==> job 7048 <==
## top
module top (
    input         clk,
    input         reset,
    output [31:0] PC,
    input  [31:0] Instr,
    output        MemWrite,
    output [31:0] DataAdr,
    output [31:0] WriteData,
    input  [31:0] ReadData
);
clock: 16.7 ns
lec_check: 0
abc_area: 1
cap_margin: 20
cell_pad_in_sites_detail_placement: 2
core_margin: 6
core_utilization: 40
cts_cluster_diameter: 155
cts_cluster_size: 79
hold_slack_margin: 0.13
setup_slack_margin: 5
slew_margin: 20
run.sh (not shown) runs the stock make flow with config.mk's settings and CLKGATE_MAP_FILE=.
==> job 6094: changes against job 7048 <==
Settings changed: CELL_PAD_IN_SITES_DETAIL_PLACEMENT 2 to not set, CELL_PAD_IN_SITES_GLOBAL_PLACEMENT set to 3, CORE_MARGIN 6 to 2, CTS_CLUSTER_DIAMETER 155 to not set, CTS_CLUSTER_SIZE 79 to 18, HOLD_SLACK_MARGIN 0.13 to not set, SETUP_SLACK_MARGIN 5 to not set.
==> flow/constraint.sdc (replaced) <==
create_clock -name core_clock -period 11.0 [get_ports {clk}]
set_input_delay 2.2000 -clock core_clock [delete_from_list [all_inputs] [get_ports {clk}]]
set_output_delay 2.2000 -clock core_clock [all_outputs]
set_load 0.01 [all_outputs]
==> results.cfg <==
; generated from flow reports
[status]
status = timing/DRC/antenna clean

[place]
placed_area_mm2 = 0.0386
dp_hpwl_mm = 105
place_ws_ps = -4.97
place_inst = 5792

[floorplan]
die-height_um = 299
die-area_mm2 = 0.0892
initCoreUtil_pct = 40.2
rows = 108
core-area_mm2 = 0.0865

[clocking]
cts_htree_levels = 3
cts_resized = 1
cts_setup_buffers = 0

[global_route]
grtUsageMet2_pct = 53.6

[routing]
drt-initial-drc-count = 3550
the above is filed under job 6094

==> results.cfg <==
; flow metrics
[status]
status = aborted with a tool error
haltStage = global routing
error_line = [ERROR GRT-0232] Routing congestion too high. Check the congestion heatmap in the GUI.

[floorplan]
die-area_mm2 = 0.0941
initCoreUtil_pct = 40.6
rows = 107
core-area_mm2 = 0.0855

[place]
place_inst = 5675
dp_hpwl_mm = 132
place_ws_ps = 1440

[clocking]
cts_setup_buffers = 161
cts_htree_levels = 1

[global_route]
grtUsageMet2_pct = 92.8
the above is filed under job 7048


==> exp/fjord <==
==> flow/design.v <==
module mux #(parameter N = 32)(
    input  wire [N-1:0] a,
    input  wire [N-1:0] b,
    input  wire sel,
    output reg  [N-1:0] y
);
    always @(*) begin
        y = sel ? b : a;
    end
endmodule
module Extender(
    input  [23:0] Instr,
    input  [1:0]  ImmSrc,
    output reg [31:0] ExtImm
);
    always @(*) begin
        case (ImmSrc)
            2'b00: ExtImm = {24'b0, Instr[7:0]};
            2'b01: ExtImm = {20'b0, Instr[11:0]};
            2'b10: ExtImm = {{6{Instr[23]}}, Instr, 2'b00};
            default: ExtImm = 32'b0;
        endcase
    end
endmodule
module alu (
    input  [31:0] A,   
    input  [31:0] B,    
    input  [1:0]  ALUControl,
    output reg  [31:0] Result,
    output reg         N,     
    output reg         Z,     
    output reg         C,     
    output reg         V      
);
     reg [32:0] temp;
  always @(*) begin
   temp = 33'd0;
   case( ALUControl)
    2'b00: begin
     temp = {1'b0, A} + {1'b0, B};
     Result = A+B;
    end
    2'b01: begin
     temp = {1'b0, A} - {1'b0, B};
     Result = A-B;
    end
    2'b10: begin
     Result = A & B;
    end
    2'b11: begin
     Result = A | B;
    end
   endcase
    C = ~ALUControl[1] & temp[32];
    V =  ~(A[31]^B[31]^ALUControl[0]) & (A[31]^Result[31])&~ALUControl[1];
    N =  Result[31];
    Z = (Result==0);
  end
endmodule
module Register_file(
    input         clk,
    input         WE3,           
    input  [3:0]  A1,            
    input  [3:0]  A2,            
    input  [3:0]  A3,            
    input  [31:0] R15,           
    input  [31:0] WD3,           
    output [31:0] RD1,           
    output [31:0] RD2            
);
    reg [31:0] rf[0:15];
    integer i;
    assign RD1 = (A1 == 4'd15) ? R15 : rf[A1];
    assign RD2 = (A2 == 4'd15) ? R15 : rf[A2];
    always @(posedge clk) begin
        if (WE3 && (A3 != 4'd15)) begin
            rf[A3] <= WD3;
        end
    end
endmodule
module Datapath(
    input         clk,
    input         reset,
    input         PCSrc,
    input         MemtoReg,
    input         MemWrite,
    input         ALUSrc,
    input  [1:0]  ALUControl,
    input  [1:0]  ImmSrc,
    input         RegWrite,
    input  [1:0]  RegSrc,
    input  [31:0] Instr,
    input  [31:0] ReadData,
    output [31:0] PC,
    output [31:0] ALUResult,
    output [31:0] WriteData,
    output [31:0] SrcA,
    output [31:0] SrcB,
    output [31:0] ExtImm,
    output [31:0] RD1,
    output [31:0] RD2,
    output        N,
    output        Z,
    output        C,
    output        V
);
    wire [31:0] PCNext, PCPlus4, PCPlus8;
    wire [31:0] Result;
    wire [31:0] RD;
    wire [3:0] RA1, RA2;
    reg [31:0] PCReg;
    assign PC = PCReg;
    always @(posedge clk or posedge reset) begin
        if(reset) PCReg<=0;
        else PCReg <= PCNext;
    end
    assign PCPlus4 = PC + 32'd4;
    assign PCPlus8 = PC + 32'd8;
    assign RD = Instr;
    mux #(.N(4)) muxA (
        .a(RD[19:16]),
        .b(4'b1111),
        .sel(RegSrc[0]),
        .y(RA1)
    );
    mux #(.N(4)) muxB (
        .a(RD[3:0]),
        .b(RD[15:12]),
        .sel(RegSrc[1]),
        .y(RA2)
    );
    Register_file rf (
        .clk(clk),
        .WE3(RegWrite),
        .A1(RA1),
        .A2(RA2),
        .A3(RD[15:12]),
        .R15(PCPlus8),
        .WD3(Result),
        .RD1(RD1),
        .RD2(RD2)
    );
    assign SrcA = RD1;
    assign WriteData = RD2;
    Extender ext (
        .Instr(RD[23:0]),
        .ImmSrc(ImmSrc),
        .ExtImm(ExtImm)
    );
    mux #(.N(32)) muxSrcB (
        .a(RD2),
        .b(ExtImm),
        .sel(ALUSrc),
        .y(SrcB)
    );
    alu ALU_inst (
        .A(SrcA),
        .B(SrcB),
        .ALUControl(ALUControl),
        .Result(ALUResult),
        .N(N),
        .Z(Z),
        .C(C),
        .V(V)
    );
    mux #(.N(32)) muxResult (
        .a(ALUResult),
        .b(ReadData),
        .sel(MemtoReg),
        .y(Result)
    );
    mux #(.N(32)) muxPC (
        .a(PCPlus4),
        .b(Result),
        .sel(PCSrc),
        .y(PCNext)
    );
endmodule
module Condition_Check(
  input  [3:0] Cond,
  input        N, Z, C, V,
  output reg   CondEx
);
  always @(*) begin
    case(Cond)
      4'b0000: CondEx = Z;                     
      4'b0001: CondEx = ~Z;                    
      4'b0010: CondEx = C;                     
      4'b0011: CondEx = ~C;                    
      4'b0100: CondEx = N;                     
      4'b0101: CondEx = ~N;                    
      4'b0110: CondEx = V;                     
      4'b0111: CondEx = ~V;                    
      4'b1000: CondEx = C & ~Z;                
      4'b1001: CondEx = (~C) | Z;              
      4'b1010: CondEx = ~(N ^ V);              
      4'b1011: CondEx =  (N ^ V);              
      4'b1100: CondEx = (~Z) & ~(N ^ V);       
      4'b1101: CondEx = Z | (N ^ V);           
      4'b1110: CondEx = 1'b1;                  
      default: CondEx = 1'bx;
    endcase
  end
endmodule
module Decoder (
    input  [1:0] Op,
    input  [5:0] Funct,
    input  [3:0] Rd,
    output [1:0] FlagW,
    output       PCS,
    output       RegW,
    output       MemW,
    output       MemtoReg,
    output       ALUSrc,
    output [1:0] ImmSrc,
    output [1:0] RegSrc,
    output [1:0] ALUControl
);
    reg  [9:0] controls;
    reg  [1:0] FlagW_r;
    reg  [1:0] ALUControl_r;
    wire Branch;
    wire ALUOp;
    assign FlagW      = FlagW_r;
    assign ALUControl = ALUControl_r;
    always @(*) begin
        case (Op)
            2'b00: begin
                if (Funct[5])        
                    controls = 10'b0000101001;
                else                 
                    controls = 10'b0000001001;
            end
            2'b01: begin
                if (Funct[0])        
                    controls = 10'b0001111000;
                else                 
                    controls = 10'b1001110100;
            end
            2'b10: begin
                controls = 10'b0110100010;
            end
            default: begin
                controls = 10'b0000000000;
            end
        endcase
    end
    assign { RegSrc,
             ImmSrc,
             ALUSrc,
             MemtoReg,
             RegW,
             MemW,
             Branch,
             ALUOp } = controls;
    always @(*) begin
        if (ALUOp) begin
            case (Funct[4:1])
                4'b0100: ALUControl_r = 2'b00;  
                4'b0010: ALUControl_r = 2'b01;  
                4'b0000: ALUControl_r = 2'b10;  
                4'b1100: ALUControl_r = 2'b11;  
                default: ALUControl_r = 2'b00;
            endcase
            FlagW_r[1] = Funct[0];
            FlagW_r[0] = Funct[0] &
                        ((ALUControl_r == 2'b00) |
                         (ALUControl_r == 2'b01));
        end
        else begin
            ALUControl_r = 2'b00;
            FlagW_r      = 2'b00;
        end
    end
    assign PCS = ((Rd == 4'b1111) & RegW) | Branch;
endmodule
module Control_Unit(
   input clk,
   input reset,
   input [3:0]Rd,
   input  [1:0] Op,
   input  [5:0] Funct,
   input  [3:0] Cond,
   input  N, Z, C, V,
   output         PCSrc,
   output         MemtoReg,
   output         MemWrite,
   output  [1:0]  ALUControl,
   output  [1:0]  ImmSrc,
   output         RegWrite,
   output         ALUSrc,
   output  [1:0]  RegSrc
    );
    wire PCS;
    wire RegW;
    wire MemW;
    wire CondEx;
    wire [1:0] FlagW;
    wire [1:0] FlagWrite;
    reg N_reg, Z_reg, C_reg, V_reg;
    assign FlagWrite = FlagW & {CondEx, CondEx};
   assign PCSrc = PCS & CondEx;
   assign RegWrite = RegW & CondEx;
   assign MemWrite = MemW & CondEx;
    always @(posedge clk or posedge reset) begin
    if (reset) begin
        N_reg <= 1'b0;
        Z_reg <= 1'b0;
        C_reg <= 1'b0;
        V_reg <= 1'b0;
    end else begin
        if (FlagWrite[1]) begin
            N_reg <= N;
            Z_reg <= Z;
        end
        if (FlagWrite[0]) begin
            C_reg <= C;
            V_reg <= V;
        end
    end
end
    Decoder decoder(
        .Rd(Rd),
        .Op(Op),
        .Funct(Funct),
        .PCS(PCS),
        .RegW(RegW),
        .MemW(MemW),
        .MemtoReg(MemtoReg),
        .ALUSrc(ALUSrc),
        .ImmSrc(ImmSrc),
        .RegSrc(RegSrc),
        .ALUControl(ALUControl),
        .FlagW(FlagW)
    );
    Condition_Check cond_check(
        .Cond(Cond),
        .N(N_reg), .Z(Z_reg), .C(C_reg), .V(V_reg),
        .CondEx(CondEx)
    );
endmodule
module top (
    input         clk,
    input         reset,
    output [31:0] PC,
    input  [31:0] Instr,
    output        MemWrite,
    output [31:0] DataAdr,
    output [31:0] WriteData,
    input  [31:0] ReadData
);
    wire        PCSrc;
    wire        MemtoReg;
    wire [1:0]  ALUControl;
    wire [1:0]  ImmSrc;
    wire        RegWrite;
    wire        ALUSrc;
    wire [1:0]  RegSrc;
    wire [31:0] ALUResult;
    wire [31:0] SrcA, SrcB, ExtImm;
    wire [31:0] RD1, RD2;
    wire N, Z, C, V;
    assign DataAdr = ALUResult;
    wire [3:0]  Cond;
    wire [1:0]  Op;
    wire [5:0]  Funct;
    wire [3:0]  Rd;
    Datapath datapath_inst (
        .clk(clk),
        .reset(reset),
        .PCSrc(PCSrc),
        .MemtoReg(MemtoReg),
        .MemWrite(MemWrite),
        .ALUSrc(ALUSrc),
        .ALUControl(ALUControl),
        .ImmSrc(ImmSrc),
        .RegWrite(RegWrite),
        .RegSrc(RegSrc),
        .Instr(Instr),
        .N(N), .Z(Z), .C(C), .V(V),
        .PC(PC),
        .ALUResult(ALUResult),
        .WriteData(WriteData),
        .ReadData(ReadData),
        .SrcA(SrcA),
        .SrcB(SrcB),
        .ExtImm(ExtImm),
        .RD1(RD1),
        .RD2(RD2)
    );
    assign Cond  = Instr[31:28];
    assign Op    = Instr[27:26];
    assign Funct = { Instr[25], Instr[24:21], Instr[20] };  
    assign Rd    = Instr[15:12];
    Control_Unit control_inst (
        .clk(clk),
        .reset(reset),
        .Rd(Rd),
        .Op(Op),
        .Funct(Funct),
        .Cond(Cond),
        .N(N), .Z(Z), .C(C), .V(V),
        .PCSrc(PCSrc),
        .MemtoReg(MemtoReg),
        .MemWrite(MemWrite),
        .ALUControl(ALUControl),
        .ImmSrc(ImmSrc),
        .RegWrite(RegWrite),
        .ALUSrc(ALUSrc),
        .RegSrc(RegSrc)
    );
endmodule
==> flow/run.sh <==
#!/bin/bash
# the make line also repeats each setting of config.mk as NAME=value (left out here)
make -C /OpenROAD-flow-scripts/flow DESIGN_CONFIG=/design/flow/config.mk WORK_HOME=/design/flow/orfs CLKGATE_MAP_FILE= finish
==> flow/config.mk <==
export PLATFORM = sky130hd
export DESIGN_NAME = top
export DESIGN_NICKNAME = top
export VERILOG_FILES = /design/flow/design.v
export SDC_FILE = /design/flow/constraint.sdc
export NUM_CORES = 4
export LEC_CHECK = 0
export CAP_MARGIN = 20
export CORE_MARGIN = 2
export CORE_UTILIZATION = 57
export PLACE_DENSITY = 0.64
export SETUP_SLACK_MARGIN = -0.32
export SLEW_MARGIN = 20
==> flow/constraint.sdc <==
create_clock -name core_clock -period 5.8 [get_ports {clk}]
set_input_delay 1.1600 -clock core_clock [delete_from_list [all_inputs] [get_ports {clk}]]
set_output_delay 1.1600 -clock core_clock [all_outputs]
set_load 0.01 [all_outputs]
==> exp/nickel: changes against exp/fjord <==
Settings changed: CORE_UTILIZATION 57 to 72, CTS_CLUSTER_DIAMETER set to 374, CTS_CLUSTER_SIZE set to 98, PLACE_DENSITY 0.64 to 0.6, SETUP_SLACK_MARGIN -0.32 to 5.
==> flow/constraint.sdc (replaced) <==
create_clock -name core_clock -period 12.2 [get_ports {clk}]
set_input_delay 2.4400 -clock core_clock [delete_from_list [all_inputs] [get_ports {clk}]]
set_output_delay 2.4400 -clock core_clock [all_outputs]
set_load 0.01 [all_outputs]
==> exp/raven: changes against exp/fjord <==
Settings changed: ABC_AREA set to 1, CAP_MARGIN 20 to 25, CELL_PAD_IN_SITES_DETAIL_PLACEMENT set to 2, CORE_MARGIN 2 to 8, CORE_UTILIZATION 57 to 40, CTS_CLUSTER_DIAMETER set to 155, CTS_CLUSTER_SIZE set to 21, GPL_TIMING_DRIVEN set to 0, HOLD_SLACK_MARGIN set to 0.28, PLACE_DENSITY 0.64 to unset, SETUP_SLACK_MARGIN -0.32 to 5.
==> flow/constraint.sdc (replaced) <==
create_clock -name core_clock -period 16.7 [get_ports {clk}]
set_input_delay 3.3400 -clock core_clock [delete_from_list [all_inputs] [get_ports {clk}]]
set_output_delay 3.3400 -clock core_clock [all_outputs]
set_load 0.01 [all_outputs]
==> results_slide.txt <==
Implementation Results

Power and ir drop
  • Comb. pwr: just under 9 mW
  • Combinational share of power: 0.482

STA
  • # setup viols final: around 480
  • Final setup margin: -2250 ps

Clock network
  • # H-tree levels: 2

Layout
  • Final Non-Filler Cells: around 5000

Status
  • Layout Check Failures: negative setup slack
  • Status: finished with violations
Source of the figures above: exp/fjord

==> results_slide.txt <==
Physical Implementation Snapshot

Status
  • Status: aborted with a tool error
  • Failed at: global routing (5_1_grt)
  • Tool error: [ERROR GRT-0232] Routing congestion too high. Check the congestion heatmap in the GUI.

Yosys
  • Ys async rst share: 0.0665
  • Syn. warnings: 9
  • Synthesis area per yosys: between 0.03 and 0.04 mm^2
  • Sequential area share after synthesis: 0.470

Placement
  • Place WS: approximately 220 ps
  • Post-place instance area: 0.0378 mm^2
  • I/O Buffers: between 150 and 200

GRT
  • Grt met1 use: 0.814
  • GRT overflow: 6

Floorplan
  • Die ar.: approximately 0.049 mm^2

Clock network
  • # H-tree levels: 1
Source of the figures above: exp/nickel

==> results_slide.txt <==
Physical Implementation Snapshot

Status
  • Status: aborted with a tool error
  • Failed at: global routing (5_1_grt)

Clock network
  • CTS buffer count: 30
  • Root Buffer: clkbuf_16
  • # H-tree levels: 1

Placement
  • Dpl cells: roughly 5900

Yosys
  • Flops out of synthesis: 548
  • Aoi share: 0.138

Floorplan
  • Area of the core: approximately 0.086 mm^2
Source of the figures above: exp/raven

No activity file was given, so power comes from the tool's default toggle rates.
